===== config.mk =====
export PLATFORM = sky130hd
export DESIGN_NAME = uart_top
export DESIGN_NICKNAME = uart_top
export VERILOG_FILES = /design/flow/design.v
export SDC_FILE = /design/flow/constraint.sdc
export NUM_CORES = 4
export LEC_CHECK = 0
export ABC_AREA = 0
export CAP_MARGIN = 40
export CELL_PAD_IN_SITES_DETAIL_PLACEMENT = 0
export CORE_ASPECT_RATIO = 1.15
export CORE_MARGIN = 2
export CORE_UTILIZATION = 72
export CTS_CLUSTER_SIZE = 15
export HOLD_SLACK_MARGIN = 0.05
export MAX_ROUTING_LAYER = met4
export MIN_ROUTING_LAYER = met1
export PLACE_DENSITY_LB_ADDON = 0.25
export SETUP_SLACK_MARGIN = -0.28
export SLEW_MARGIN = 20
export TNS_END_PERCENT = 95

===== constraint.sdc =====
create_clock -name core_clock -period 2.85 [get_ports {iClk}]
set_input_delay 0.5700 -clock core_clock [delete_from_list [all_inputs] [get_ports {iClk}]]
set_output_delay 0.5700 -clock core_clock [all_outputs]
set_load 0.01 [all_outputs]

===== design.v =====
`timescale 1ns / 1ps
module uart_rx #(
  parameter   CLK_FREQ      = 125_000_000,
  parameter   BAUD_RATE     = 115_200,
  parameter   CLKS_PER_BIT  = CLK_FREQ / BAUD_RATE
)
(
  input wire        iClk, iRst,
  input wire        iRxSerial,
  output wire [7:0] oRxByte, 
  output wire       oRxDone
 );
  localparam sIDLE             = 3'b000;
  localparam sRX_START         = 3'b001;
  localparam sRX_DATA          = 3'b010;
  localparam sRX_SAMPLE        = 3'b011;
  localparam sRX_DATA_COMPLETE = 3'b100;
  localparam sRX_STOP          = 3'b101;
  localparam sRX_DONE          = 3'b110;
  reg [2:0] rFSM_Current, wFSM_Next; 
  reg [$clog2(CLKS_PER_BIT):0]   rCnt_Current, wCnt_Next;
  reg [2:0] rBit_Current, wBit_Next;
  reg [7:0] rRxData_Current, wRxData_Next;  
  reg rRx1, rRx2;
  always @(posedge iClk)
    begin
      rRx1 <= iRxSerial;
      rRx2 <= rRx1;
    end
  always @(posedge iClk)
    begin
      if(iRst == 1)
      begin
          rFSM_Current <= sIDLE;
          rCnt_Current <= 0;
          rBit_Current <= 0;
          rRxData_Current <= 0;
      end
      else
      begin
          rFSM_Current <= wFSM_Next;
          rCnt_Current <= wCnt_Next;
          rBit_Current <= wBit_Next;
          rRxData_Current <= wRxData_Next;
      end
    end
 always @(*)
    begin
        case(rFSM_Current)
            sIDLE: 
                begin
                wCnt_Next = 0;
                wBit_Next = 0;
                wRxData_Next = 0; 
                if(iRxSerial == 0)
                    wFSM_Next = sRX_START;
                else
                    wFSM_Next = sIDLE;
                end
            sRX_START:
                begin
                    wBit_Next = 0;
                    wRxData_Next = rRxData_Current;
                    if(rCnt_Current < (CLKS_PER_BIT - 1) ) begin
                        wFSM_Next = sRX_START;
                        wCnt_Next = rCnt_Current + 1;
                    end else begin
                        wFSM_Next = sRX_DATA;
                        wCnt_Next = 0;
                    end
                end
            sRX_DATA:
                begin
                    if(rCnt_Current < (((CLKS_PER_BIT-1)/2) - 1))
                        begin
                        wFSM_Next = sRX_DATA;
                        wCnt_Next = rCnt_Current + 1;
                        wBit_Next = rBit_Current;
                        wRxData_Next = rRxData_Current;
                        end
                    else
                        begin
                        wFSM_Next = sRX_SAMPLE;
                        wCnt_Next = rCnt_Current + 1;
                        wBit_Next = rBit_Current;
                        wRxData_Next = rRxData_Current;
                        end
                end
            sRX_SAMPLE:
                begin
                    wFSM_Next = sRX_DATA_COMPLETE;
                    wCnt_Next = rCnt_Current + 1;
                    wBit_Next = rBit_Current;
                    wRxData_Next = {rRx2, rRxData_Current[7:1]};
                end
            sRX_DATA_COMPLETE:
                begin
                    if(rCnt_Current < (CLKS_PER_BIT - 1))
                        begin
                        wFSM_Next = sRX_DATA_COMPLETE;
                        wCnt_Next = rCnt_Current + 1;
                        wBit_Next = rBit_Current;
                        wRxData_Next = rRxData_Current;
                        end
                    else
                        begin
                        if(rBit_Current < 7)
                            begin
                            wFSM_Next = sRX_DATA;
                            wCnt_Next = 0;
                            wBit_Next = rBit_Current+1;
                            wRxData_Next = rRxData_Current;
                            end
                        else
                            begin
                            wFSM_Next = sRX_STOP;
                            wCnt_Next = 0;
                            wBit_Next = 0;
                            wRxData_Next = rRxData_Current;
                            end    
                        end
                end
            sRX_STOP:
                begin
                    wRxData_Next = rRxData_Current;
                    wBit_Next = 0;
                    if (rCnt_Current < (CLKS_PER_BIT - 1))
                        begin
                            wFSM_Next = sRX_STOP;
                            wCnt_Next = rCnt_Current + 1;
                        end
                    else
                        begin
                            wFSM_Next = sRX_DONE;
                            wCnt_Next = 0;
                        end
                end
            sRX_DONE:
                begin
                wRxData_Next = rRxData_Current;
                wBit_Next = 0;
                wCnt_Next = 0;
                wFSM_Next = sIDLE;
                end
            default:
                begin
                wFSM_Next = sIDLE;
                wCnt_Next = 0;
                wBit_Next = 0;
                wRxData_Next = 0;
                end
            endcase
    end
    assign oRxByte = rRxData_Current;
    assign oRxDone = (rFSM_Current == sRX_DONE) ? 1 : 0;
endmodule
`timescale 1ns / 1ps
module uart_tx #(
    parameter   CLK_FREQ      = 125000000,
    parameter   BAUD_RATE     = 115200,
    parameter   CLKS_PER_BIT  = CLK_FREQ / BAUD_RATE
  )
  (
   input wire       iClk, iRst,
   input wire       iTxStart,
   input wire [7:0] iTxByte, 
   output wire      oTxSerial,
   output wire      oTxBusy,
   output wire      oTxDone
   );
  localparam sIDLE         = 3'b000;
  localparam sTX_START     = 3'b001;
  localparam sTX_DATA      = 3'b010;
  localparam sTX_STOP      = 3'b011;
  localparam sDONE         = 3'b100;
  reg [2:0] rFSM_Current, wFSM_Next; 
  reg [$clog2(CLKS_PER_BIT):0]   rCnt_Current, wCnt_Next;
  reg [2:0] rBit_Current, wBit_Next;
  reg [7:0] rTxData_Current, wTxData_Next;
  always @(posedge iClk)
  begin
    if (iRst==1)
      begin
        rFSM_Current <= sIDLE;
        rCnt_Current <= 0;
        rBit_Current <= 0;
        rTxData_Current <= 0;
      end
    else
      begin
        rFSM_Current <= wFSM_Next;
        rCnt_Current <= wCnt_Next;
        rBit_Current <= wBit_Next;
        rTxData_Current <= wTxData_Next;
      end
  end
  always @(*)
    begin
      case (rFSM_Current)
        sIDLE :
          begin
            wCnt_Next = 0;
            wBit_Next = 0;
            if (iTxStart == 1)
              begin
                wFSM_Next = sTX_START;
                wTxData_Next = iTxByte;    
              end
            else
             begin    
                wFSM_Next = sIDLE;
                wTxData_Next = rTxData_Current;
             end
          end 
        sTX_START :
            begin
              wTxData_Next = rTxData_Current;
              wBit_Next = 0;
              if (rCnt_Current < (CLKS_PER_BIT - 1) )
                begin
                  wFSM_Next = sTX_START;
                  wCnt_Next = rCnt_Current + 1;
                end
              else
                begin
                  wFSM_Next = sTX_DATA;
                  wCnt_Next = 0;
                end
            end 
          sTX_DATA :
            begin
              if (rCnt_Current < (CLKS_PER_BIT - 1) )
                begin
                  wFSM_Next = sTX_DATA;
                  wCnt_Next = rCnt_Current + 1;
                  wTxData_Next = rTxData_Current;
                  wBit_Next = rBit_Current;
                end
              else
                begin
                  wCnt_Next = 0;
                  if (rBit_Current != 7)
                    begin
                      wFSM_Next = sTX_DATA;
                      wBit_Next = rBit_Current + 1;
                      wTxData_Next = { 1'b0, rTxData_Current[7:1] };  
                    end
                  else
                    begin
                      wFSM_Next = sTX_STOP;
                      wBit_Next = 0;
                      wTxData_Next = rTxData_Current;
                    end
                end
            end  
          sTX_STOP :
            begin
              wTxData_Next = rTxData_Current;
              wBit_Next = 0;
              if (rCnt_Current < (CLKS_PER_BIT - 1) )
                begin
                  wFSM_Next = sTX_STOP;
                  wCnt_Next = rCnt_Current + 1;
                end
              else
                begin
                  wFSM_Next = sDONE;
                  wCnt_Next = 0;
                end
            end 
          sDONE :
            begin
              wTxData_Next = rTxData_Current;
              wBit_Next = 0;
              wCnt_Next = 0;
              wFSM_Next = sIDLE;
            end
          default :
            begin
              wFSM_Next = sIDLE;
              wCnt_Next = 0;
              wBit_Next = 0;
              wTxData_Next = 0;
            end 
        endcase
    end
  reg rTxSerial;
  always @(*)
  begin
    if (rFSM_Current == sTX_START)
      rTxSerial = 0;
    else if (rFSM_Current == sTX_DATA)
      rTxSerial = rTxData_Current[0];
    else
      rTxSerial = 1;
  end
  assign oTxSerial = rTxSerial;
  assign oTxBusy = ( (rFSM_Current == sIDLE) || (rFSM_Current == sDONE) ) ? 0 : 1;
  assign oTxDone = (rFSM_Current == sDONE) ? 1 : 0;
endmodule
`timescale 1ns / 1ps
module partial_full_adder(
    input   wire iA, iB,
    input   wire iCarryIn,
    output  wire oSum, oGen, oPropagate
    );
assign oSum = iA ^ iB ^ iCarryIn;
assign oGen = iA & iB;
assign oPropagate = iA | iB;
endmodule
`timescale 1ns / 1ps
module carry_lookahead_adder_4b #(
    parameter ADDER_WIDTH = 4
) (
    input   wire [ADDER_WIDTH-1:0] iA, iB,
    input   wire                   iCarryIn,
    output  wire [ADDER_WIDTH-1:0] oSum,
    output  wire                   oCarry
);
    wire [ADDER_WIDTH-1:0] wGen, wPropagate;
    partial_full_adder PFA1(
        .iA(iA[0]),
        .iB(iB[0]),
        .iCarryIn(iCarryIn),
        .oSum(oSum[0]),
        .oGen(wGen[0]),
        .oPropagate(wPropagate[0])
    );
    partial_full_adder PFA2(
        .iA(iA[1]),
        .iB(iB[1]),
        .iCarryIn(wCarry[0]),  
        .oSum(oSum[1]),
        .oGen(wGen[1]),
        .oPropagate(wPropagate[1])
    );
    partial_full_adder PFA3(
        .iA(iA[2]),
        .iB(iB[2]),
        .iCarryIn(wCarry[1]),  
        .oSum(oSum[2]),
        .oGen(wGen[2]),
        .oPropagate(wPropagate[2])
    );
    partial_full_adder PFA4(
        .iA(iA[3]),
        .iB(iB[3]),
        .iCarryIn(wCarry[2]),  
        .oSum(oSum[3]),
        .oGen(wGen[3]),
        .oPropagate(wPropagate[3])
    );
    wire [ADDER_WIDTH-2:0] wCarry;
    assign wCarry[0] = wGen[0] | (wPropagate[0] & iCarryIn);
    assign wCarry[1] = wGen[1] | (wPropagate[1] & wGen[0]) | (wPropagate[1] & wPropagate[0] & iCarryIn);
    assign wCarry[2] = wGen[2] | (wPropagate[2] & wGen[1]) | (wPropagate[2] & wPropagate[1] & wGen[0]) | (wPropagate[2] & wPropagate[1] & wPropagate[0] & iCarryIn);
    assign oCarry    = wGen[3] | (wPropagate[3] & wGen[2]) | (wPropagate[3] & wPropagate[2] & wGen[1]) | (wPropagate[3] & wPropagate[2] & wPropagate[1] & wGen[0]) | (wPropagate[3] & wPropagate[2] & wPropagate[1] & wPropagate[0] & iCarryIn); 
endmodule
`timescale 1ns / 1ps
module carry_lookahead_adder_16b (
    input   wire [15:0] iA, iB,
    input   wire                   iCarryIn,
    output  wire [15:0] oSum,
    output  wire                   oCarry
);
    wire [2:0] w_oCarry;
    carry_lookahead_adder_4b CLA1(.iA(iA[3:0]), .iB(iB[3:0]), .iCarryIn(iCarryIn), .oSum(oSum[3:0]), .oCarry(w_oCarry[0]));
    carry_lookahead_adder_4b CLA2(.iA(iA[7:4]), .iB(iB[7:4]), .iCarryIn(w_oCarry[0]), .oSum(oSum[7:4]), .oCarry(w_oCarry[1]));
    carry_lookahead_adder_4b CLA3(.iA(iA[11:8]), .iB(iB[11:8]), .iCarryIn(w_oCarry[1]), .oSum(oSum[11:8]), .oCarry(w_oCarry[2]));
    carry_lookahead_adder_4b CLA4(.iA(iA[15:12]), .iB(iB[15:12]), .iCarryIn(w_oCarry[2]), .oSum(oSum[15:12]), .oCarry(oCarry));
endmodule
`timescale 1ns / 1ps
module carry_select_adder_Nb #(
    parameter ADDER_WIDTH = 128,
    parameter SUB_WIDTH = 16
) (
    input   wire [ADDER_WIDTH-1:0] iA, iB,
    input   wire                   iCarryIn,
    output  wire [ADDER_WIDTH-1:0] oSum,
    output  wire                   oCarry
);
    wire oCarry1;
    wire [1:0] oCarryFA [0:ADDER_WIDTH/SUB_WIDTH-1];
    wire [SUB_WIDTH-1:0] oSumFA [0:ADDER_WIDTH/SUB_WIDTH-1][0:1];
    carry_lookahead_adder_16b CLA(.iA(iA[SUB_WIDTH-1:0]), .iB(iB[SUB_WIDTH-1:0]), .iCarryIn(iCarryIn), .oSum(oSum[SUB_WIDTH-1:0]), .oCarry(oCarry1));
    genvar i;
    generate
        for (i = SUB_WIDTH; i < ADDER_WIDTH; i = i + SUB_WIDTH)
        begin : adders
            carry_lookahead_adder_16b CLA_noCarry(.iA(iA[i+SUB_WIDTH-1:i]), .iB(iB[i+SUB_WIDTH-1:i]), .iCarryIn(1'b0), .oSum(oSumFA[i/SUB_WIDTH][0]), .oCarry(oCarryFA[i/SUB_WIDTH][0]));
            carry_lookahead_adder_16b CLA_carry(.iA(iA[i+SUB_WIDTH-1:i]), .iB(iB[i+SUB_WIDTH-1:i]), .iCarryIn(1'b1), .oSum(oSumFA[i/SUB_WIDTH][1]), .oCarry(oCarryFA[i/SUB_WIDTH][1]));
        end
    endgenerate
    wire [1:ADDER_WIDTH/SUB_WIDTH-1] mux_select;
    assign mux_select[1] = (oCarry1 == 0) ? oCarryFA[1][0] : oCarryFA[1][1];
    genvar j;
    generate
        for (j = 2; j < ADDER_WIDTH/SUB_WIDTH; j = j + 1)
        begin
            assign mux_select[j] = (mux_select[j-1] == 0) ? oCarryFA[j-1][0] : oCarryFA[j-1][1];
        end
    endgenerate
    generate
        genvar l;
        for (l = 0; l < SUB_WIDTH; l = l + 1)
        begin : assign_bit
            assign oSum[SUB_WIDTH + l] = (oCarry1 == 0) ? oSumFA[1][0][l] : oSumFA[1][1][l];
        end
    endgenerate
    genvar k;
    generate
        for (k = SUB_WIDTH*2; k < ADDER_WIDTH; k = k + SUB_WIDTH)
        begin : assign_sum
            genvar l;
            for (l = 0; l < SUB_WIDTH; l = l + 1)
            begin : assign_bit
                assign oSum[k+l] = (mux_select[k/SUB_WIDTH] == 0) ? oSumFA[k/SUB_WIDTH][0][l] : oSumFA[k/SUB_WIDTH][1][l];
            end
        end
    endgenerate
    assign oCarry = (mux_select[ADDER_WIDTH/SUB_WIDTH-1] == 0) ? oCarryFA[ADDER_WIDTH/SUB_WIDTH-1][0] : oCarryFA[ADDER_WIDTH/SUB_WIDTH-1][1];
endmodule
`timescale 1ns / 1ps
module mp_adder #(
      parameter OPERAND_WIDTH = 512,
      parameter ADDER_WIDTH   = 128,
      parameter N_ITERATIONS  = OPERAND_WIDTH / ADDER_WIDTH
    )
    (
    input  wire                       iClk,
    input  wire                       iRst,
    input  wire                       iStart,
    input  wire                       iCommand,
    input  wire [OPERAND_WIDTH-1:0]   iOpA,
    input  wire [OPERAND_WIDTH-1:0]   iOpB,
    output wire [OPERAND_WIDTH:0]     oRes,  
    output wire                       oDone);
    wire [OPERAND_WIDTH-1:0] regA_D;
    reg  [OPERAND_WIDTH-1:0] regA_Q;
    always @(posedge iClk)
    begin
        if(iRst==1)     regA_Q <= { OPERAND_WIDTH{1'b0} }; 
        else            regA_Q <= regA_D;
    end
    wire [OPERAND_WIDTH-1:0] regB_D;
    reg  [OPERAND_WIDTH-1:0] regB_Q;    
    always @(posedge iClk)
    begin
      if(iRst==1)       regB_Q <= {OPERAND_WIDTH{1'b0}}; 
      else              regB_Q <= regB_D;
    end
    reg          muxA_sel;
    wire [OPERAND_WIDTH-1:0] muxA_Out;
    assign muxA_Out = (muxA_sel == 0) ? iOpA : { {ADDER_WIDTH{1'b0}}  , regA_Q[OPERAND_WIDTH-1:ADDER_WIDTH]};
    assign regA_D = muxA_Out;
    wire [OPERAND_WIDTH-1:0] w_invOpB;
    assign w_invOpB = (iCommand == 0) ? iOpB : (~iOpB);
    reg  muxB_sel;
    wire  [OPERAND_WIDTH-1:0] muxB_Out;
    assign muxB_Out = (muxB_sel == 0) ? w_invOpB : { {ADDER_WIDTH{1'b0}}  , regB_Q[OPERAND_WIDTH-1:ADDER_WIDTH]};
    assign regB_D = muxB_Out;
    wire [ADDER_WIDTH-1:0]  operandA;
    wire [ADDER_WIDTH-1:0]  operandB;
    wire                    carry_in;
    wire [ADDER_WIDTH-1:0]  result;
    wire                    carry_out;
    carry_select_adder_Nb #( .ADDER_WIDTH(ADDER_WIDTH)) 
    carry_select_inst   (
        .iA( operandA ), 
        .iB( operandB ),
        .iCarryIn( carry_in ),
        .oSum(result),
        .oCarry(carry_out)
      );
    reg  [OPERAND_WIDTH-1:0] regResult;
    always @(posedge iClk)
    begin
        if(iRst==1)   regResult <= { OPERAND_WIDTH{1'b0} };
      else            regResult <= { result, regResult[OPERAND_WIDTH-1:ADDER_WIDTH] };
    end
    reg  regCout;
    always @(posedge iClk)
    begin
      if(iRst==1)   regCout <= 1'b0;
      else          regCout <= carry_out;
    end
    wire w_Carry;
    assign w_Carry = (iCommand == 0) ? 1'b0 : 1'b1;  
    reg  muxCarry_sel;
    wire muxCarryIn;
    assign muxCarryIn = (muxCarry_sel == 0) ? w_Carry : regCout;
    assign operandA = regA_Q;
    assign operandB = regB_Q;
    assign carry_in = muxCarryIn;
    assign oRes = { regCout, regResult};
    localparam s_IDLE         = 3'b000;
    localparam s_STORE_OPS    = 3'b001;
    localparam s_ADD_FIRST    = 3'b010;
    localparam s_ADD_WORDS    = 3'b011;
    localparam s_DONE         = 3'b100;
    reg [2:0] rFSM_current, wFSM_next;
    always @(posedge iClk)
    begin
        if(iRst==1)	  
            rFSM_current <= s_IDLE;
        else          
            rFSM_current <= wFSM_next;
    end
    reg [$clog2(N_ITERATIONS):0] rCnt_Current, wCnt_next;
    always @(posedge iClk)
    begin
        if(iRst==1)	  
            rCnt_Current <= 0;
        else          
            rCnt_Current <= wCnt_next;
    end
    always @(*)
    begin
        case(rFSM_current)
            s_IDLE: 
              begin         
                muxA_sel = 0;
                muxB_sel = 0;
                muxCarry_sel = 0;
                wCnt_next = 0;
                if (iStart==1)
                    wFSM_next = s_STORE_OPS;
                else
                    wFSM_next = s_IDLE;
              end
            s_STORE_OPS: 
              begin
                muxA_sel = 0;
                muxB_sel = 0;
                muxCarry_sel = 0;
                wCnt_next = rCnt_Current + 1;
                wFSM_next = s_ADD_FIRST;
              end
            s_ADD_FIRST: 
              begin
                muxA_sel = 1;
                muxB_sel = 1;
                muxCarry_sel = 0;
                wCnt_next = rCnt_Current + 1;
                wFSM_next = s_ADD_WORDS;
              end
            s_ADD_WORDS: 
              begin
                muxA_sel = 1;
                muxB_sel = 1;
                muxCarry_sel = 1;
                wCnt_next = rCnt_Current + 1;
                if ( rCnt_Current < (N_ITERATIONS - 1) )
                  wFSM_next = s_ADD_WORDS;
                else
                  wFSM_next = s_DONE;
              end
            s_DONE:
              begin
                muxA_sel = 1;
                muxB_sel = 1;
                muxCarry_sel = 1;
                wCnt_next = 0;
                wFSM_next = s_IDLE;
              end  
            default: 
              begin 
                muxA_sel = 0;
                muxB_sel = 0;
                muxCarry_sel = 0;
                wCnt_next = 0;
                wFSM_next = s_IDLE;
              end
        endcase
    end
    reg regDone;
    always @(posedge iClk)
    begin
      if(iRst)    regDone <= 1'd0; 
      else        regDone <= ( rFSM_current == s_DONE ) ? 1'b1 : 1'b0;
    end
    assign oDone = regDone;
endmodule
`timescale 1ns / 1ps
module uart_top #(
    parameter   OPERAND_WIDTH = 512,
    parameter   ADDER_WIDTH   = 128,
    parameter   NBYTES        = OPERAND_WIDTH / 8,  
    parameter   CLK_FREQ      = 125_000_000,
    parameter   BAUD_RATE     = 7_812_500    
  )  
  (
    input   wire   iClk, iRst,
    input   wire   iRx,
    output  wire   oTx
  );
  reg [NBYTES*8-1:0] rBuffer1, rBuffer2;
  wire [(NBYTES)*8:0] wBuffer3;
  reg [(NBYTES+1)*8-1:0] rBufferRes;
  localparam s_IDLE         = 3'b000;
  localparam s_WAIT_RX1     = 3'b001;
  localparam s_WAIT_RX2     = 3'b010;
  localparam s_ADDITION     = 3'b011;
  localparam s_TX           = 3'b100;
  localparam s_WAIT_TX      = 3'b101;
  localparam s_DONE         = 3'b110;
  localparam s_WAIT_ADD_SUB = 3'b111;
  reg [2:0]   rFSM;  
  reg         rTxStart;
  reg [7:0]   rTxByte;
  wire        wTxBusy;
  wire        wTxDone;
  wire [7:0] wRxByte;
  wire wRxDone;
  uart_tx #(  .CLK_FREQ(CLK_FREQ), .BAUD_RATE(BAUD_RATE) )
  UART_TX_INST
    (.iClk(iClk),
     .iRst(iRst),
     .iTxStart(rTxStart),
     .iTxByte(rTxByte),
     .oTxSerial(oTx),
     .oTxBusy(wTxBusy),
     .oTxDone(wTxDone)
     );
  uart_rx #( .CLK_FREQ(CLK_FREQ), .BAUD_RATE(BAUD_RATE) )
  UART_RX_INST
  (.iClk(iClk),
   .iRst(iRst),
   .iRxSerial(iRx),
   .oRxByte(wRxByte),
   .oRxDone(wRxDone)
   );
   reg r_StartAdd;
   wire w_DoneAdd;
   mp_adder #( .OPERAND_WIDTH(OPERAND_WIDTH), .ADDER_WIDTH(ADDER_WIDTH) ) MP_ADDER_INST
   (.iClk(iClk),
    .iRst(iRst),
    .iStart(r_StartAdd),
    .iCommand(r_add_sub[0]),
    .iOpA(rBuffer1),
    .iOpB(rBuffer2),
    .oRes(wBuffer3),
    .oDone(w_DoneAdd)
   );
   reg [7:0] r_add_sub;
  reg [$clog2(NBYTES):0] rCnt_Current;
  always @(posedge iClk)
  begin
  if (iRst == 1 ) 
    begin
      rFSM <= s_IDLE;
      rTxStart <= 0;
      rCnt_Current <= 0;
      rTxByte <= 0;
      rBuffer1 <= 0;
      rBuffer2 <= 0;
      rBufferRes <= 0;
    end 
  else 
    begin
      case (rFSM)
        s_IDLE :
          begin
            rFSM <= s_WAIT_ADD_SUB;
          end
        s_WAIT_ADD_SUB :
          begin
            if (wRxDone==1)
                begin
                    r_add_sub <= wRxByte;
                    rFSM <= s_WAIT_RX1;
                end 
             else
                begin
                    rFSM <= s_WAIT_ADD_SUB;
                end           
          end
        s_WAIT_RX1 :
          begin
          r_StartAdd <= 0;
            if (wRxDone==1)
                begin
                if(rCnt_Current<NBYTES-1)
                    begin
                    rCnt_Current<=rCnt_Current+1;
                    rFSM <= s_WAIT_RX1;
                    rBuffer1 <= { rBuffer1[NBYTES*8-9:0],wRxByte};            
                    end
                else
                    begin
                    rCnt_Current<=0;
                    rBuffer1 <= { rBuffer1[NBYTES*8-9:0],wRxByte}; 
                    rFSM <= s_WAIT_RX2;
                    end
                end 
             else
                begin
                    rFSM <= s_WAIT_RX1;
                end           
          end
          s_WAIT_RX2 :
          begin
            if (wRxDone==1)
                begin
                if(rCnt_Current<NBYTES-1)
                    begin
                    r_StartAdd <= 0;
                    rCnt_Current<=rCnt_Current+1;
                    rFSM <= s_WAIT_RX2;
                    rBuffer2 <= { rBuffer2[NBYTES*8-9:0],wRxByte};            
                    end
                else
                    begin
                    rCnt_Current<=0;
                    rBuffer2 <= { rBuffer2[NBYTES*8-9:0],wRxByte}; 
                    r_StartAdd <= 1;                  
                    rFSM <= s_ADDITION;
                    end
                end 
             else
                begin
                    r_StartAdd <= 0;
                    rFSM <= s_WAIT_RX2;
                end           
          end  
        s_ADDITION:
        begin
            rCnt_Current<=0;
            if(w_DoneAdd != 1)
                begin
                    r_StartAdd <= 1;
                    rFSM <= s_ADDITION;
                end
            else
                begin
                r_StartAdd <= 0;
                rFSM <= s_TX;
                if(r_add_sub[0] == 0)
                    begin
                    rBufferRes <= {7'b0000000,wBuffer3};
                    end
                else
                    begin
                    rBufferRes <= {8'b00000000,wBuffer3[OPERAND_WIDTH-1:0]};
                    end
                end
        end
        s_TX :
          begin
            if ( (rCnt_Current < (NBYTES+1)) && (wTxBusy ==0) ) 
              begin
                rFSM <= s_WAIT_TX;
                rTxStart <= 1; 
                rTxByte <= rBufferRes[(NBYTES+1)*8-1:(NBYTES+1)*8-8];             
                rBufferRes <= {rBufferRes[(NBYTES+1)*8-9:0] , 8'b0000_0000};     
                rCnt_Current <= rCnt_Current + 1;
              end 
            else 
              begin 
                rFSM <= s_DONE;
                rTxStart <= 0;
                rTxByte <= 0;
                rCnt_Current <= 0;
              end
            end 
            s_WAIT_TX :
              begin
                if (wTxDone) begin
                  rFSM <= s_TX;
                end else begin
                  rFSM <= s_WAIT_TX;
                  rTxStart <= 0;                   
                end
              end 
            s_DONE :
              begin
                rFSM <= s_WAIT_ADD_SUB;     
              end 
            default :
              rFSM <= s_IDLE;
          endcase
      end
    end       
endmodule

===== run.sh =====
#!/bin/bash
# the make line also repeats each setting of config.mk as NAME=value (left out here)
make -C /OpenROAD-flow-scripts/flow DESIGN_CONFIG=/design/flow/config.mk WORK_HOME=/design/flow/orfs CLKGATE_MAP_FILE= finish

==> impl_results.html, run 1 <==
<h2>Synthesis and place &amp; route</h2>
<table>
<tr><th>Metric</th><th>Value</th></tr>
<tr><th colspan="2">Worst setup path</th></tr>
<tr><td>Data required time of the worst path</td><td>3.70 ns</td></tr>
<tr><td>Largest driver fanout on the critical path</td><td>4</td></tr>
<tr><td>Startpoint of the worst-slack reg-to-reg timing path</td><td>MP_ADDER_INST.regA_Q[21]</td></tr>
<tr><td>Type of destination of the critical path</td><td>flop</td></tr>
<tr><td>Cell count of the worst reg-to-reg path</td><td>16</td></tr>
<tr><td>Crit path to</td><td>MP_ADDER_INST.regResult[484]</td></tr>
<tr><td>Startpoint type of the worst setup path</td><td>flop</td></tr>
<tr><td>First element of the critical path</td><td>MP_ADDER_INST.regA_Q[21]</td></tr>
<tr><td>Critical path buffers and inverters</td><td>4</td></tr>
<tr><td>Cell chain of the critical path</td><td>inv_2, ha_4, nand2b_1, a221o_1, nand4b_1, a211oi_4, o311ai_4, buf_6, o2111ai_4, nand3_4, buf_12, a211oi_4, buf_4, o21ai_2, fa_2, nor2b_1</td></tr>
<tr><td>R2r setup slk</td><td>-0.74 ns</td></tr>
<tr><td>Most used cell along the critical path</td><td>sky130_fd_sc_hd__a211oi_4</td></tr>
<tr><td>Number of cells on the critical path</td><td>16</td></tr>
<tr><td>Endpoint of the worst register-to-register path</td><td>MP_ADDER_INST.regResult[484]</td></tr>
<tr><td>Start-to-end type of the worst setup path</td><td>flop to flop</td></tr>
<tr><td>Crit-path slowest cell</td><td>sky130_fd_sc_hd__fa_2</td></tr>
<tr><td>CP Data Arrival Time</td><td>4.43 ns</td></tr>
<tr><td>Delay-heaviest family, CP</td><td>AND-OR/OR-AND gates</td></tr>
<tr><td>Delay contributed by the slowest stage of the critical path</td><td>0.52 ns</td></tr>
<tr><th colspan="2">Synth</th></tr>
<tr><td>Post-synthesis simple-gate area fraction</td><td>0.169</td></tr>
<tr><td>Top cell type by total area after synthesis</td><td>sky130_fd_sc_hd__dfxtp_1</td></tr>
<tr><td>Xor/xnor share of the synthesized area</td><td>0.0449</td></tr>
<tr><td>Post-synth cell types</td><td>84</td></tr>
<tr><td>Leading cell types by total area after synthesis</td><td>sky130_fd_sc_hd__dfxtp_1 (53%), sky130_fd_sc_hd__nand2_1 (9.1%), sky130_fd_sc_hd__a21oi_1 (6.4%)</td></tr>
<tr><td>Post-synth mux share</td><td>0.0433</td></tr>
<tr><td>Post-synth top area share</td><td>0.533</td></tr>
<tr><td>Adder Area Share</td><td>0.0319</td></tr>
<tr><td>Most numerous cell types in the synthesized netlist</td><td>sky130_fd_sc_hd__dfxtp_1 (3,160), sky130_fd_sc_hd__nand2_1 (2,882), sky130_fd_sc_hd__a21oi_1 (1,530), sky130_fd_sc_hd__nor2_1 (1,251), sky130_fd_sc_hd__clkbuf_1 (933)</td></tr>
<tr><td>Instance tally after logic synthesis</td><td>13,400</td></tr>
<tr><td>Async set-or-reset flop fraction in the synthesized netlist</td><td>0</td></tr>
<tr><td>Synthesized cell area</td><td>119,000 um2</td></tr>
<tr><td>Synth Register Bits</td><td>3,162</td></tr>
<tr><td>Post-synthesis chip area from yosys</td><td>119,000 um2</td></tr>
<tr><td>Net Count, Synth</td><td>13,700</td></tr>
<tr><td>Syn_area_per_cell</td><td>8.87 um2</td></tr>
<tr><td>Yosys warnings</td><td>5</td></tr>
<tr><td>And-or/or-and share of the synthesized area</td><td>0.135</td></tr>
<tr><td>Sequential cell area fraction in the yosys report</td><td>0.533</td></tr>
<tr><td>Library cell with the highest instance count after synthesis</td><td>sky130_fd_sc_hd__dfxtp_1</td></tr>
<tr><td>Dominant Register Cell</td><td>sky130_fd_sc_hd__dfxtp_1</td></tr>
<tr><td>Top comb family, area</td><td>simple AND/OR/NAND/NOR gates</td></tr>
<tr><td>Number of cells in the yosys synthesis report</td><td>13,400</td></tr>
<tr><td>Number of synthesized flops with an enable pin</td><td>2</td></tr>
<tr><th colspan="2">Routing</th></tr>
<tr><td>Antenna viol nets, final</td><td>0</td></tr>
<tr><td>Drt total wl</td><td>340 mm</td></tr>
<tr><td>DRT Pass-1 Iters</td><td>6</td></tr>
<tr><td>Remaining DRCs</td><td>0</td></tr>
<tr><td>Final routed wire length divided by cell count</td><td>21.5 um</td></tr>
<tr><td>Number of DRC violations after detailed-routing iteration 0</td><td>10,100</td></tr>
<tr><td>Count of vias placed by the detailed router</td><td>93,900</td></tr>
<tr><td>Average via count per standard cell</td><td>5.94</td></tr>
<tr><th colspan="2">Finish</th></tr>
<tr><td>Utilization after layout</td><td>0.829</td></tr>
<tr><td>Post-synthesis to final-layout area growth</td><td>14.2%</td></tr>
<tr><td>Final design instance area without fill</td><td>136,000 um2</td></tr>
<tr><td>Tally of non-filler cells in the final layout</td><td>15,800</td></tr>
<tr><td>Fin nets</td><td>13,700</td></tr>
<tr><th colspan="2">Status</th></tr>
<tr><td>SO Viols</td><td>setup timing</td></tr>
<tr><td>Status</td><td>finished with violations</td></tr>
<tr><th colspan="2">Global route</th></tr>
<tr><td>Global-route wire length before repair</td><td>518 mm</td></tr>
<tr><td>GR Util met1</td><td>0.478</td></tr>
<tr><td>GRT Overall Usage</td><td>0.404</td></tr>
<tr><td>Global routing usage on met3</td><td>0.0550</td></tr>
<tr><td>Initial antenna violation count</td><td>27</td></tr>
<tr><td>Met2 usage</td><td>0.660</td></tr>
<tr><td>Via count of the first global-routing pass</td><td>92,100</td></tr>
<tr><td>Most used routing layer</td><td>met2</td></tr>
<tr><td>Largest net degree at the start of global routing</td><td>167</td></tr>
<tr><td>Gr ovfl total</td><td>0</td></tr>
<tr><th colspan="2">Power and ir drop</th></tr>
<tr><td>Sequential power</td><td>45.0 mW</td></tr>
<tr><td>Highest-power group</td><td>registers</td></tr>
<tr><td>Proportion of power drawn by flip-flops and latches</td><td>0.512</td></tr>
<tr><td>Combinational power</td><td>2.88 mW</td></tr>
<tr><td>Clock group share of total power</td><td>0.455</td></tr>
<tr><td>Cell leakage power</td><td>47.2 nW</td></tr>
<tr><td>Power density normalized to cell area</td><td>649 nW/um2</td></tr>
<tr><td>Switching pwr</td><td>19.0 mW</td></tr>
<tr><td>Combinational group share of total power</td><td>0.033</td></tr>
<tr><td>Cell internal pwr</td><td>68.9 mW</td></tr>
<tr><td>Post-layout total power</td><td>87.9 mW</td></tr>
<tr><td>Clk pwr</td><td>40.0 mW</td></tr>
<tr><td>VDD IR max</td><td>0.665 mV</td></tr>
<tr><td>Proportion of total power due to net switching</td><td>0.216</td></tr>
<tr><th colspan="2">STA</th></tr>
<tr><td>Worst-margin pin slew</td><td>0.953 ns</td></tr>
<tr><td>Final setup vio count</td><td>112</td></tr>
<tr><td>Setup repair after global routing missed its margin</td><td>true</td></tr>
<tr><td>Post-route clock period utilization</td><td>1.26</td></tr>
<tr><td>Worst path setup slack after routing</td><td>-0.737 ns</td></tr>
<tr><td>Minimum period implied by the final worst setup slack</td><td>3.59 ns</td></tr>
<tr><td>Fin. max-slew vios</td><td>0</td></tr>
<tr><td>Worst rel slew slack</td><td>0.365</td></tr>
<tr><td>Achievable Freq</td><td>0.279 GHz</td></tr>
<tr><td>Hold Vio Cnt, Final</td><td>0</td></tr>
<tr><td>Largest clock skew in the final design</td><td>0.0538 ns</td></tr>
<tr><th colspan="2">Placement</th></tr>
<tr><td>Placement Cell Area</td><td>124,000 um2</td></tr>
<tr><td>Setup Slack @ Placement</td><td>-0.935 ns</td></tr>
<tr><td>Hpwl dp</td><td>227 mm</td></tr>
<tr><td>Number of cells after detailed placement</td><td>15,300</td></tr>
<tr><td>Input/output buffers</td><td>3</td></tr>
<tr><td>Final RePlAce weighted congestion</td><td>0.976</td></tr>
<tr><th colspan="2">Clocking</th></tr>
<tr><td>CTS tree</td><td>built</td></tr>
<tr><td>Clock Pin Slew Worst Setup and Hold Paths</td><td>0.06 ns</td></tr>
<tr><td>Number of levels the H-tree was split into</td><td>5</td></tr>
<tr><td>Master cell of the clock root buffer</td><td>sky130_fd_sc_hd__clkbuf_16</td></tr>
<tr><td>Clock sinks</td><td>3,162</td></tr>
<tr><td>Insertion Delay late pin</td><td>0.95 ns</td></tr>
<tr><td>Worst-case clock buffer depth</td><td>4</td></tr>
<tr><td>Num CTS Buffers</td><td>308</td></tr>
<tr><th colspan="2">Hold path</th></tr>
<tr><td>Type of the worst min-delay path</td><td>input pin to flop</td></tr>
<tr><td>End point of the worst hold path</td><td>UART_RX_INST.rRx1</td></tr>
<tr><td>Worst hold start</td><td>iRx</td></tr>
<tr><td>Number of instances on the worst hold path</td><td>1</td></tr>
<tr><th colspan="2">Floorplan</th></tr>
<tr><td>Overall die area</td><td>168,000 um2</td></tr>
<tr><td>Die Y</td><td>439 um</td></tr>
<tr><td>Core Area</td><td>164,000 um2</td></tr>
<tr><td>Row count</td><td>159</td></tr>
<tr><td>Top-level I/O count</td><td>4</td></tr>
<tr><td>Die boundary width</td><td>383 um</td></tr>
<tr><td>FP Core Util</td><td>0.726</td></tr>
<tr><th colspan="2">Flow run</th></tr>
<tr><td>Total number of warnings across the stage logs</td><td>222</td></tr>
<tr><td>Maximum capacitance violations</td><td>0</td></tr>
</table>
## repair_timing
item	CTS	global route
gates resized	140	115
pin swaps	83	77
endpoints found under the setup margin	83	94
endpoints found under the hold margin	1	0
setup buffers	36	17
hold buffers	1	0
cloned	1	0
## metal layers
metal | wire, um | up-vias | share of wire
li1 | - | 43900 | -
met1 | 131000 | 44800 | 0.38
met2 | 163000 | 4134 | 0.48
met3 | 23400 | 1070 | 0.069
met4 | 22900 | 0 | 0.067
met5 | 0 | - | 0
## metrics by stage
| step | setup TNS, ns | hold WS, ns |
|---|---|---|
| 2_1_floorplan | -3.96 | 0.310 |
| 3_3_place_gp | -77.06 | 0.313 |
| 3_5_place_dp | -53.87 | 0.321 |
| 4_1_cts | -38.42 | 0.148 |
| 5_1_grt | -52.14 | 0.174 |
| 6_report | -41.21 | 0.204 |
## layout make-up
cell class | count | area, um2
sequential | 3162 | 63400
multi-input combinational | 8893 | 51500
fill | 9712 | 28000
clock buffer | 443 | 9000
timing repair buffer | 710 | 6820
tap | 2173 | 2720
inverter | 342 | 1280
clock inverter | 72 | 807
antenna | 15 | 37.5
==> inputs of run 2 (changes only) <==
- ABC_AREA: 0 -> not set
- CAP_MARGIN: 40 -> 20
- CELL_PAD_IN_SITES_DETAIL_PLACEMENT: 0 -> not set
- CORE_ASPECT_RATIO: 1.15 -> not set
- CTS_CLUSTER_DIAMETER: not set -> 117
- CTS_CLUSTER_SIZE: 15 -> 10
- HOLD_SLACK_MARGIN: 0.05 -> not set
- MAX_ROUTING_LAYER: met4 -> not set
- MIN_ROUTING_LAYER: met1 -> not set
- PLACE_DENSITY_LB_ADDON: 0.25 -> not set
- SETUP_SLACK_MARGIN: -0.28 -> 0.53
- TNS_END_PERCENT: 95 -> 5
- clock period: 2.85 -> 2.33 ns (I/O delays scaled with it)
==> run 2 against run 1 <==
Against the previous run: the layout still fails its checks (setup timing); maximum frequency rose by 0.33%; clock power increased by 21%; sequential cell count did not move; register-to-register slack got worse by 0.51 ns; design area up 2.3%; critical path type unchanged.
==> impl_results.html, run 2 <==
<h2>Synthesis and place &amp; route</h2>
<table>
<tr><th>Metric</th><th>Value</th></tr>
<tr><th colspan="2">Power and ir drop</th></tr>
<tr><td>Sequential power</td><td>55.2 mW (+23%)</td></tr>
<tr><td>VDD IR max</td><td>0.914 mV (+37%)</td></tr>
<tr><td>Clk pwr</td><td>48.5 mW (+21%)</td></tr>
<tr><td>Power density normalized to cell area</td><td>776 nW/um2 (+20%)</td></tr>
<tr><td>Proportion of total power due to net switching</td><td>0.218 (+0.00164)</td></tr>
<tr><td>Switching pwr</td><td>23.4 mW (+23%)</td></tr>
<tr><td>Proportion of power drawn by flip-flops and latches</td><td>0.513 (about the same)</td></tr>
<tr><td>Cell internal pwr</td><td>84.2 mW (+22%)</td></tr>
<tr><td>Cell leakage power</td><td>48.7 nW (+3.2%)</td></tr>
<tr><td>Clock group share of total power</td><td>0.451 (-0.004)</td></tr>
<tr><td>Combinational group share of total power</td><td>0.036 (+0.003)</td></tr>
<tr><td>Highest-power group</td><td>registers</td></tr>
<tr><td>Combinational power</td><td>3.90 mW (+35%)</td></tr>
<tr><th colspan="2">Worst setup path</th></tr>
<tr><td>Type of destination of the critical path</td><td>flop</td></tr>
<tr><td>Delay contributed by the slowest stage of the critical path</td><td>0.54 ns (+0.02 ns)</td></tr>
<tr><td>Cell count of the worst reg-to-reg path</td><td>16 (unchanged)</td></tr>
<tr><td>Critical path buffers and inverters</td><td>3 (-1)</td></tr>
<tr><td>Crit-path slowest cell</td><td>sky130_fd_sc_hd__or4_4</td></tr>
<tr><td>CP Data Arrival Time</td><td>4.37 ns (-0.06 ns)</td></tr>
<tr><td>Delay-heaviest family, CP</td><td>simple AND/OR/NAND/NOR gates</td></tr>
<tr><td>Start-to-end type of the worst setup path</td><td>flop to flop</td></tr>
<tr><td>R2r setup slk</td><td>-1.25 ns (-0.51 ns)</td></tr>
<tr><td>Startpoint of the worst-slack reg-to-reg timing path</td><td>MP_ADDER_INST.regB_Q[72]</td></tr>
<tr><td>First element of the critical path</td><td>MP_ADDER_INST.regB_Q[72]</td></tr>
<tr><td>Most used cell along the critical path</td><td>sky130_fd_sc_hd__buf_6</td></tr>
<tr><td>Endpoint of the worst register-to-register path</td><td>MP_ADDER_INST.regResult[500]</td></tr>
<tr><td>Crit path to</td><td>MP_ADDER_INST.regResult[500]</td></tr>
<tr><td>Number of cells on the critical path</td><td>16 (unchanged)</td></tr>
<tr><td>Cell chain of the critical path</td><td>inv_2, ha_4, or4_4, and3b_2, o311ai_4, nand4b_1, o2111ai_2, buf_6, a32oi_4, buf_6, a311oi_4, nor2_2, o21bai_2, a21oi_2, fa_2, nor2_1</td></tr>
<tr><td>Data required time of the worst path</td><td>3.13 ns (-0.57 ns)</td></tr>
<tr><td>Startpoint type of the worst setup path</td><td>flop</td></tr>
<tr><td>Largest driver fanout on the critical path</td><td>4 (unchanged)</td></tr>
<tr><th colspan="2">Placement</th></tr>
<tr><td>Hpwl dp</td><td>226 mm (-0.27%)</td></tr>
<tr><td>Setup Slack @ Placement</td><td>-1.42 ns (-0.484 ns)</td></tr>
<tr><td>Final RePlAce weighted congestion</td><td>0.957 (-1.9%)</td></tr>
<tr><td>Number of cells after detailed placement</td><td>15,400 (+0.92%)</td></tr>
<tr><td>Input/output buffers</td><td>3 (unchanged)</td></tr>
<tr><th colspan="2">Global route</th></tr>
<tr><td>Initial antenna violation count</td><td>42 (+56%)</td></tr>
<tr><td>Gr ovfl total</td><td>0 (unchanged)</td></tr>
<tr><td>GRT Overall Usage</td><td>0.388 (-0.0154)</td></tr>
<tr><td>Global-route wire length before repair</td><td>517 mm (-0.19%)</td></tr>
<tr><td>Largest net degree at the start of global routing</td><td>143 (-14%)</td></tr>
<tr><td>Via count of the first global-routing pass</td><td>92,200 (+0.084%)</td></tr>
<tr><th colspan="2">STA</th></tr>
<tr><td>Worst path setup slack after routing</td><td>-1.25 ns (-0.508 ns)</td></tr>
<tr><td>Largest clock skew in the final design</td><td>0.0584 ns (+0.00459 ns)</td></tr>
<tr><td>Achievable Freq</td><td>0.280 GHz (+0.33%)</td></tr>
<tr><td>Setup repair after global routing missed its margin</td><td>true</td></tr>
<tr><td>Fin. max-slew vios</td><td>0 (unchanged)</td></tr>
<tr><td>Hold Vio Cnt, Final</td><td>0 (unchanged)</td></tr>
<tr><td>Final setup vio count</td><td>118 (+5.4%)</td></tr>
<tr><td>Worst-margin pin slew</td><td>1.06 ns (+0.106 ns)</td></tr>
<tr><td>Worst rel slew slack</td><td>0.294 (-0.0707)</td></tr>
<tr><td>Minimum period implied by the final worst setup slack</td><td>3.58 ns (-0.0117 ns)</td></tr>
<tr><td>Post-route clock period utilization</td><td>1.53 (+0.276)</td></tr>
<tr><th colspan="2">Synth</th></tr>
<tr><td>Library cell with the highest instance count after synthesis</td><td>sky130_fd_sc_hd__dfxtp_1</td></tr>
<tr><td>Number of synthesized flops with an enable pin</td><td>2 (unchanged)</td></tr>
<tr><td>Top cell type by total area after synthesis</td><td>sky130_fd_sc_hd__dfxtp_1</td></tr>
<tr><td>And-or/or-and share of the synthesized area</td><td>0.135 (unchanged)</td></tr>
<tr><td>Net Count, Synth</td><td>13,700 (unchanged)</td></tr>
<tr><td>Dominant Register Cell</td><td>sky130_fd_sc_hd__dfxtp_1</td></tr>
<tr><td>Top comb family, area</td><td>simple AND/OR/NAND/NOR gates</td></tr>
<tr><td>Post-synth mux share</td><td>0.0433 (unchanged)</td></tr>
<tr><td>Synthesized cell area</td><td>119,000 um2 (unchanged)</td></tr>
<tr><td>Post-synthesis simple-gate area fraction</td><td>0.169 (unchanged)</td></tr>
<tr><td>Syn_area_per_cell</td><td>8.87 um2 (unchanged)</td></tr>
<tr><td>Adder Area Share</td><td>0.0319 (unchanged)</td></tr>
<tr><td>Leading cell types by total area after synthesis</td><td>sky130_fd_sc_hd__dfxtp_1 (53%), sky130_fd_sc_hd__nand2_1 (9.1%), sky130_fd_sc_hd__a21oi_1 (6.4%)</td></tr>
<tr><td>Xor/xnor share of the synthesized area</td><td>0.0449 (unchanged)</td></tr>
<tr><td>Post-synth top area share</td><td>0.533 (unchanged)</td></tr>
<tr><td>Post-synth cell types</td><td>84 (unchanged)</td></tr>
<tr><td>Post-synthesis chip area from yosys</td><td>119,000 um2 (unchanged)</td></tr>
<tr><td>Number of cells in the yosys synthesis report</td><td>13,400 (unchanged)</td></tr>
<tr><td>Synth Register Bits</td><td>3,162 (unchanged)</td></tr>
<tr><td>Sequential cell area fraction in the yosys report</td><td>0.533 (unchanged)</td></tr>
<tr><td>Instance tally after logic synthesis</td><td>13,400 (unchanged)</td></tr>
<tr><td>Most numerous cell types in the synthesized netlist</td><td>sky130_fd_sc_hd__dfxtp_1 (3,160), sky130_fd_sc_hd__nand2_1 (2,882), sky130_fd_sc_hd__a21oi_1 (1,530), sky130_fd_sc_hd__nor2_1 (1,251), sky130_fd_sc_hd__clkbuf_1 (933)</td></tr>
<tr><td>Yosys warnings</td><td>5 (unchanged)</td></tr>
<tr><td>Async set-or-reset flop fraction in the synthesized netlist</td><td>0 (unchanged)</td></tr>
<tr><th colspan="2">Floorplan</th></tr>
<tr><td>Die Y</td><td>410 um (-6.7%)</td></tr>
<tr><td>Top-level I/O count</td><td>4 (unchanged)</td></tr>
<tr><td>Die boundary width</td><td>410 um (+7.2%)</td></tr>
<tr><td>Core Area</td><td>164,000 um2 (+0.55%)</td></tr>
<tr><td>Overall die area</td><td>168,000 um2 (about the same)</td></tr>
<tr><td>Row count</td><td>149 (-6.3%)</td></tr>
<tr><td>FP Core Util</td><td>0.722 (-0.00398)</td></tr>
<tr><th colspan="2">Finish</th></tr>
<tr><td>Post-synthesis to final-layout area growth</td><td>16.8%</td></tr>
<tr><td>Tally of non-filler cells in the final layout</td><td>15,900 (+0.63%)</td></tr>
<tr><td>Utilization after layout</td><td>0.843 (+0.0141)</td></tr>
<tr><td>Fin nets</td><td>14,000 (+2.0%)</td></tr>
<tr><th colspan="2">Routing</th></tr>
<tr><td>Average via count per standard cell</td><td>5.99 (+0.92%)</td></tr>
<tr><td>Final routed wire length divided by cell count</td><td>21.7 um (+0.81%)</td></tr>
<tr><td>DRT Pass-1 Iters</td><td>6 (unchanged)</td></tr>
<tr><td>Number of DRC violations after detailed-routing iteration 0</td><td>10,700 (+6.0%)</td></tr>
<tr><td>Drt total wl</td><td>345 mm (+1.4%)</td></tr>
<tr><td>Antenna viol nets, final</td><td>0 (unchanged)</td></tr>
<tr><td>Remaining DRCs</td><td>0 (unchanged)</td></tr>
<tr><td>Count of vias placed by the detailed router</td><td>95,300 (+1.6%)</td></tr>
<tr><th colspan="2">Clocking</th></tr>
<tr><td>Worst-case clock buffer depth</td><td>4 (unchanged)</td></tr>
<tr><td>Num CTS Buffers</td><td>366 (+19%)</td></tr>
<tr><td>Clock Pin Slew Worst Setup and Hold Paths</td><td>0.06 ns (about the same)</td></tr>
<tr><td>Master cell of the clock root buffer</td><td>sky130_fd_sc_hd__clkbuf_16</td></tr>
<tr><td>Clock sinks</td><td>3,162 (unchanged)</td></tr>
<tr><td>Number of levels the H-tree was split into</td><td>5 (unchanged)</td></tr>
<tr><td>CTS tree</td><td>built</td></tr>
<tr><td>Insertion Delay late pin</td><td>0.98 ns (+0.03 ns)</td></tr>
<tr><th colspan="2">Status</th></tr>
<tr><td>Status</td><td>finished with violations</td></tr>
<tr><td>SO Viols</td><td>setup timing</td></tr>
<tr><th colspan="2">Hold path</th></tr>
<tr><td>Worst hold start</td><td>iRx</td></tr>
<tr><td>Number of instances on the worst hold path</td><td>1 (unchanged)</td></tr>
<tr><td>End point of the worst hold path</td><td>UART_RX_INST.rRx1</td></tr>
<tr><td>Type of the worst min-delay path</td><td>input pin to flop</td></tr>
<tr><th colspan="2">Flow run</th></tr>
<tr><td>Maximum capacitance violations</td><td>0 (unchanged)</td></tr>
<tr><td>Total number of warnings across the stage logs</td><td>217 (-2.3%)</td></tr>
</table>
-- run 2: through the flow --
step                      setup TNS (ns)  power (mW)  area (um2)  hold WS [ns]
after floorplan                   -95.86        58.1      119000         0.310
after CTS                         -95.42         107      137000         0.138
after global placement           -172.09        59.7      126000         0.315
final                             -99.84         108      139000         0.198
after detailed placement         -182.58        59.8      126000         0.323
after global routing             -117.39         110      139000         0.163
-- run 2: layer usage --
metal / global-route usage / part of all wire / vias up
met5: 0 / 0.00038 / -
met4: 0.184 / 0.054 / 20
met3: 0.0709 / 0.081 / 1029
met2: 0.644 / 0.48 / 4312
met1: 0.492 / 0.39 / 45700
li1: - / - / 44300
-- run 2: area by class of cell --
type	instances	area (um2)
diodes	16	40.0
flip-flops and latches	3162	63400
fillers	9530	25800
inverters	342	1290
clock inverters	5	51.3
well taps	2189	2740
multi-input cells	8893	52200
clock buffers	377	9370
repair buffers	925	9520
-- run 2: what timing repair did --
action                                  in CTS  in global routing
endpoints found under the setup margin    2032               2580
setup buffers                               37                 61
pin swaps                                  117                136
hold endpoints to repair                     1                  0
resized                                    238                247
gates cloned                                 5                 16
hold buffers                                 1                  0
==> inputs of run 3 (changes only) <==
- ABC_AREA: not set -> 0
- CELL_PAD_IN_SITES_DETAIL_PLACEMENT: not set -> 0
- CORE_ASPECT_RATIO: not set -> 1.47
- CTS_CLUSTER_DIAMETER: 117 -> 400
- CTS_CLUSTER_SIZE: 10 -> 15
- HOLD_SLACK_MARGIN: not set -> 0.18
- MAX_ROUTING_LAYER: not set -> met4
- MIN_ROUTING_LAYER: not set -> met1
- PLACE_DENSITY_LB_ADDON: not set -> 0.24
- SETUP_SLACK_MARGIN: 0.53 -> -0.28
- TNS_END_PERCENT: 5 -> 50
- clock period: 2.33 -> 2.85 ns (I/O delays scaled with it)
==> run 3 against run 2 <==
Against the previous run: global-route usage fell by 1.1 points; power is 28% lower; sequential share of layout area increased by 2.6 points; non-clock buffer count decreased by 233; the layout still fails its checks (setup timing); largest cell class unchanged.
==> impl_results.html, run 3 <==
<h2>Synthesis and place &amp; route</h2>
<table>
<tr><th>Metric</th><th>Value</th></tr>
<tr><th colspan="2">Status</th></tr>
<tr><td>Status</td><td>finished with violations</td></tr>
<tr><td>SO Viols</td><td>setup timing</td></tr>
<tr><th colspan="2">Synth</th></tr>
<tr><td>Leading cell types by total area after synthesis</td><td>sky130_fd_sc_hd__dfxtp_1 (53%), sky130_fd_sc_hd__nand2_1 (9.1%), sky130_fd_sc_hd__a21oi_1 (6.4%)</td></tr>
<tr><td>Post-synthesis chip area from yosys</td><td>119,000 um2 (unchanged)</td></tr>
<tr><td>Post-synth top area share</td><td>0.533 (unchanged)</td></tr>
<tr><td>Synth Register Bits</td><td>3,162 (unchanged)</td></tr>
<tr><td>And-or/or-and share of the synthesized area</td><td>0.135 (unchanged)</td></tr>
<tr><td>Number of cells in the yosys synthesis report</td><td>13,400 (unchanged)</td></tr>
<tr><td>Net Count, Synth</td><td>13,700 (unchanged)</td></tr>
<tr><td>Async set-or-reset flop fraction in the synthesized netlist</td><td>0 (unchanged)</td></tr>
<tr><td>Top comb family, area</td><td>simple AND/OR/NAND/NOR gates</td></tr>
<tr><td>Sequential cell area fraction in the yosys report</td><td>0.533 (unchanged)</td></tr>
<tr><td>Syn_area_per_cell</td><td>8.87 um2 (unchanged)</td></tr>
<tr><td>Post-synth cell types</td><td>84 (unchanged)</td></tr>
<tr><td>Library cell with the highest instance count after synthesis</td><td>sky130_fd_sc_hd__dfxtp_1</td></tr>
<tr><td>Number of synthesized flops with an enable pin</td><td>2 (unchanged)</td></tr>
<tr><td>Dominant Register Cell</td><td>sky130_fd_sc_hd__dfxtp_1</td></tr>
<tr><td>Instance tally after logic synthesis</td><td>13,400 (unchanged)</td></tr>
<tr><td>Yosys warnings</td><td>5 (unchanged)</td></tr>
<tr><td>Top cell type by total area after synthesis</td><td>sky130_fd_sc_hd__dfxtp_1</td></tr>
<tr><td>Post-synth mux share</td><td>0.0433 (unchanged)</td></tr>
<tr><td>Adder Area Share</td><td>0.0319 (unchanged)</td></tr>
<tr><td>Post-synthesis simple-gate area fraction</td><td>0.169 (unchanged)</td></tr>
<tr><td>Most numerous cell types in the synthesized netlist</td><td>sky130_fd_sc_hd__dfxtp_1 (3,160), sky130_fd_sc_hd__nand2_1 (2,882), sky130_fd_sc_hd__a21oi_1 (1,530), sky130_fd_sc_hd__nor2_1 (1,251), sky130_fd_sc_hd__clkbuf_1 (933)</td></tr>
<tr><td>Xor/xnor share of the synthesized area</td><td>0.0449 (unchanged)</td></tr>
<tr><td>Synthesized cell area</td><td>119,000 um2 (unchanged)</td></tr>
<tr><th colspan="2">Worst setup path</th></tr>
<tr><td>Crit path to</td><td>MP_ADDER_INST.regResult[500]</td></tr>
<tr><td>Delay-heaviest family, CP</td><td>AND-OR/OR-AND gates</td></tr>
<tr><td>Type of destination of the critical path</td><td>flop</td></tr>
<tr><td>Largest driver fanout on the critical path</td><td>3 (-1)</td></tr>
<tr><td>Critical path buffers and inverters</td><td>3 (unchanged)</td></tr>
<tr><td>Start-to-end type of the worst setup path</td><td>flop to flop</td></tr>
<tr><td>Data required time of the worst path</td><td>3.59 ns (+0.46 ns)</td></tr>
<tr><td>Crit-path slowest cell</td><td>sky130_fd_sc_hd__fa_2</td></tr>
<tr><td>Cell count of the worst reg-to-reg path</td><td>16 (unchanged)</td></tr>
<tr><td>Startpoint of the worst-slack reg-to-reg timing path</td><td>MP_ADDER_INST.regB_Q[106]</td></tr>
<tr><td>Startpoint type of the worst setup path</td><td>flop</td></tr>
<tr><td>R2r setup slk</td><td>-0.75 ns (+0.49 ns)</td></tr>
<tr><td>First element of the critical path</td><td>MP_ADDER_INST.regB_Q[106]</td></tr>
<tr><td>Number of cells on the critical path</td><td>16 (unchanged)</td></tr>
<tr><td>Cell chain of the critical path</td><td>inv_1, ha_1, nor3_4, nor3b_1, buf_4, and2_4, and2_4, a21boi_4, o211ai_4, buf_4, a311oi_4, nor2_2, o21bai_1, a21oi_2, fa_2, nor2_1</td></tr>
<tr><td>Endpoint of the worst register-to-register path</td><td>MP_ADDER_INST.regResult[500]</td></tr>
<tr><td>CP Data Arrival Time</td><td>4.34 ns (-0.03 ns)</td></tr>
<tr><td>Delay contributed by the slowest stage of the critical path</td><td>0.52 ns (-0.02 ns)</td></tr>
<tr><th colspan="2">Power and ir drop</th></tr>
<tr><td>Combinational power</td><td>2.80 mW (-28%)</td></tr>
<tr><td>Clock group share of total power</td><td>0.379 (-0.072)</td></tr>
<tr><td>VDD IR max</td><td>0.684 mV (-25%)</td></tr>
<tr><td>Combinational group share of total power</td><td>0.036 (about the same)</td></tr>
<tr><td>Clk pwr</td><td>29.2 mW (-40%)</td></tr>
<tr><td>Power density normalized to cell area</td><td>587 nW/um2 (-24%)</td></tr>
<tr><td>Sequential power</td><td>45.0 mW (-18%)</td></tr>
<tr><td>Cell leakage power</td><td>45.1 nW (-7.4%)</td></tr>
<tr><td>Switching pwr</td><td>16.9 mW (-28%)</td></tr>
<tr><td>Cell internal pwr</td><td>60.0 mW (-29%)</td></tr>
<tr><td>Proportion of total power due to net switching</td><td>0.220 (+0.00205)</td></tr>
<tr><td>Highest-power group</td><td>registers</td></tr>
<tr><td>Proportion of power drawn by flip-flops and latches</td><td>0.584 (+0.071)</td></tr>
<tr><th colspan="2">STA</th></tr>
<tr><td>Worst path setup slack after routing</td><td>-0.752 ns (+0.494 ns)</td></tr>
<tr><td>Final total negative setup slack</td><td>-45.52 ns (+54.32 ns)</td></tr>
<tr><td>Final setup vio count</td><td>157 (+33%)</td></tr>
<tr><td>Setup repair after global routing missed its margin</td><td>true</td></tr>
<tr><td>Fin. max-slew vios</td><td>0 (unchanged)</td></tr>
<tr><td>Minimum period implied by the final worst setup slack</td><td>3.60 ns (+0.0265 ns)</td></tr>
<tr><td>Achievable Freq</td><td>0.278 GHz (-0.73%)</td></tr>
<tr><td>Worst rel slew slack</td><td>0.263 (-0.0307)</td></tr>
<tr><td>Largest clock skew in the final design</td><td>0.0381 ns (-0.0204 ns)</td></tr>
<tr><td>Worst-margin pin slew</td><td>1.10 ns (+0.0460 ns)</td></tr>
<tr><td>Post-route clock period utilization</td><td>1.26 (-0.271)</td></tr>
<tr><td>Hold Vio Cnt, Final</td><td>0 (unchanged)</td></tr>
<tr><th colspan="2">Routing</th></tr>
<tr><td>Antenna viol nets, final</td><td>0 (unchanged)</td></tr>
<tr><td>Final routed wire length divided by cell count</td><td>20.4 um (-5.8%)</td></tr>
<tr><td>Remaining DRCs</td><td>0 (unchanged)</td></tr>
<tr><td>Drt total wl</td><td>317 mm (-8.0%)</td></tr>
<tr><td>DRT Pass-1 Iters</td><td>8 (+2)</td></tr>
<tr><td>Count of vias placed by the detailed router</td><td>91,000 (-4.5%)</td></tr>
<tr><td>Number of DRC violations after detailed-routing iteration 0</td><td>8,148 (-24%)</td></tr>
<tr><td>Average via count per standard cell</td><td>5.86 (-2.2%)</td></tr>
<tr><th colspan="2">Clocking</th></tr>
<tr><td>Master cell of the clock root buffer</td><td>sky130_fd_sc_hd__clkbuf_16</td></tr>
<tr><td>CTS tree</td><td>built</td></tr>
<tr><td>Num CTS Buffers</td><td>228 (-38%)</td></tr>
<tr><td>Clock Pin Slew Worst Setup and Hold Paths</td><td>0.07 ns (about the same)</td></tr>
<tr><td>Insertion Delay late pin</td><td>0.89 ns (-0.09 ns)</td></tr>
<tr><td>Worst-case clock buffer depth</td><td>3 (-1)</td></tr>
<tr><td>Clock sinks</td><td>3,162 (unchanged)</td></tr>
<tr><td>Number of levels the H-tree was split into</td><td>4 (-1)</td></tr>
<tr><th colspan="2">Hold path</th></tr>
<tr><td>Number of instances on the worst hold path</td><td>1 (unchanged)</td></tr>
<tr><td>End point of the worst hold path</td><td>UART_RX_INST.rRx1</td></tr>
<tr><td>Type of the worst min-delay path</td><td>input pin to flop</td></tr>
<tr><td>Worst hold start</td><td>iRx</td></tr>
<tr><th colspan="2">Placement</th></tr>
<tr><td>Input/output buffers</td><td>3 (unchanged)</td></tr>
<tr><td>Setup Slack @ Placement</td><td>-1.21 ns (+0.210 ns)</td></tr>
<tr><td>Hpwl dp</td><td>219 mm (-3.0%)</td></tr>
<tr><td>Final RePlAce weighted congestion</td><td>0.922 (-3.6%)</td></tr>
<tr><th colspan="2">Global route</th></tr>
<tr><td>Via count of the first global-routing pass</td><td>89,600 (-2.8%)</td></tr>
<tr><td>Gr ovfl total</td><td>0 (unchanged)</td></tr>
<tr><td>Global-route wire length before repair</td><td>489 mm (-5.5%)</td></tr>
<tr><td>GRT Overall Usage</td><td>0.378 (-0.0106)</td></tr>
<tr><td>Largest net degree at the start of global routing</td><td>144 (+0.70%)</td></tr>
<tr><td>Initial antenna violation count</td><td>23 (-45%)</td></tr>
<tr><th colspan="2">Finish</th></tr>
<tr><td>Fin nets</td><td>13,600 (-2.7%)</td></tr>
<tr><td>Post-synthesis to final-layout area growth</td><td>10.5%</td></tr>
<tr><td>Utilization after layout</td><td>0.801 (-0.0420)</td></tr>
<tr><th colspan="2">Floorplan</th></tr>
<tr><td>Core Area</td><td>164,000 um2 (-0.42%)</td></tr>
<tr><td>FP Core Util</td><td>0.725 (+0.00308)</td></tr>
<tr><td>Top-level I/O count</td><td>4 (unchanged)</td></tr>
<tr><td>Die boundary width</td><td>339 um (-17%)</td></tr>
<tr><td>Row count</td><td>180 (+21%)</td></tr>
<tr><td>Die Y</td><td>496 um (+21%)</td></tr>
<tr><td>Overall die area</td><td>168,000 um2 (about the same)</td></tr>
<tr><th colspan="2">Flow run</th></tr>
<tr><td>Total number of warnings across the stage logs</td><td>231 (+6.5%)</td></tr>
<tr><td>Maximum capacitance violations</td><td>0 (unchanged)</td></tr>
</table>
[run 3: metrics by stage]
step / std cells / total power [mW] / instance area, um2 / hold WS [ns]
5_1_grt: 15500 / 78.8 / 131000 / 0.230
3_5_place_dp: 15200 / 48.6 / 124000 / 0.332
6_report: 15500 / 77.0 / 131000 / 0.221
2_1_floorplan: 13400 / 47.5 / 119000 / 0.310
4_1_cts: 15500 / 76.9 / 131000 / 0.185
3_3_place_gp: 15200 / 48.6 / 124000 / 0.317
[run 3: what timing repair did]
| action | CTS | global route |
|---|---|---|
| setup endpoints to repair | 136 | 119 |
| gates resized | 95 | 122 |
| hold endpoints to repair | 8 | 0 |
| hold buffers | 1 | 0 |
| pin swaps | 43 | 62 |
| buffers inserted | 11 | 22 |
[run 3: per-layer routing]
layer | vias up | wire [um] | GRT usage
met3 | 1094 | 17100 | 0.0367
li1 | 43500 | - | -
met1 | 43200 | 117000 | 0.420
met2 | 3252 | 158000 | 0.643
met5 | - | 0 | -
met4 | 0 | 25000 | 0.262
[run 3: cell type report]
| class | count | area, um2 |
|---|---|---|
| flip-flops and latches | 3162 | 63400 |
| clock buffers | 237 | 5870 |
| clock inverters | 6 | 134 |
| well taps | 2184 | 2730 |
| diodes | 10 | 25.0 |
| repair buffers | 692 | 6360 |
| multi-input cells | 8893 | 51400 |
| inverters | 342 | 1280 |
| fillers | 10700 | 32600 |
Power is estimated from default activity; no workload was simulated.
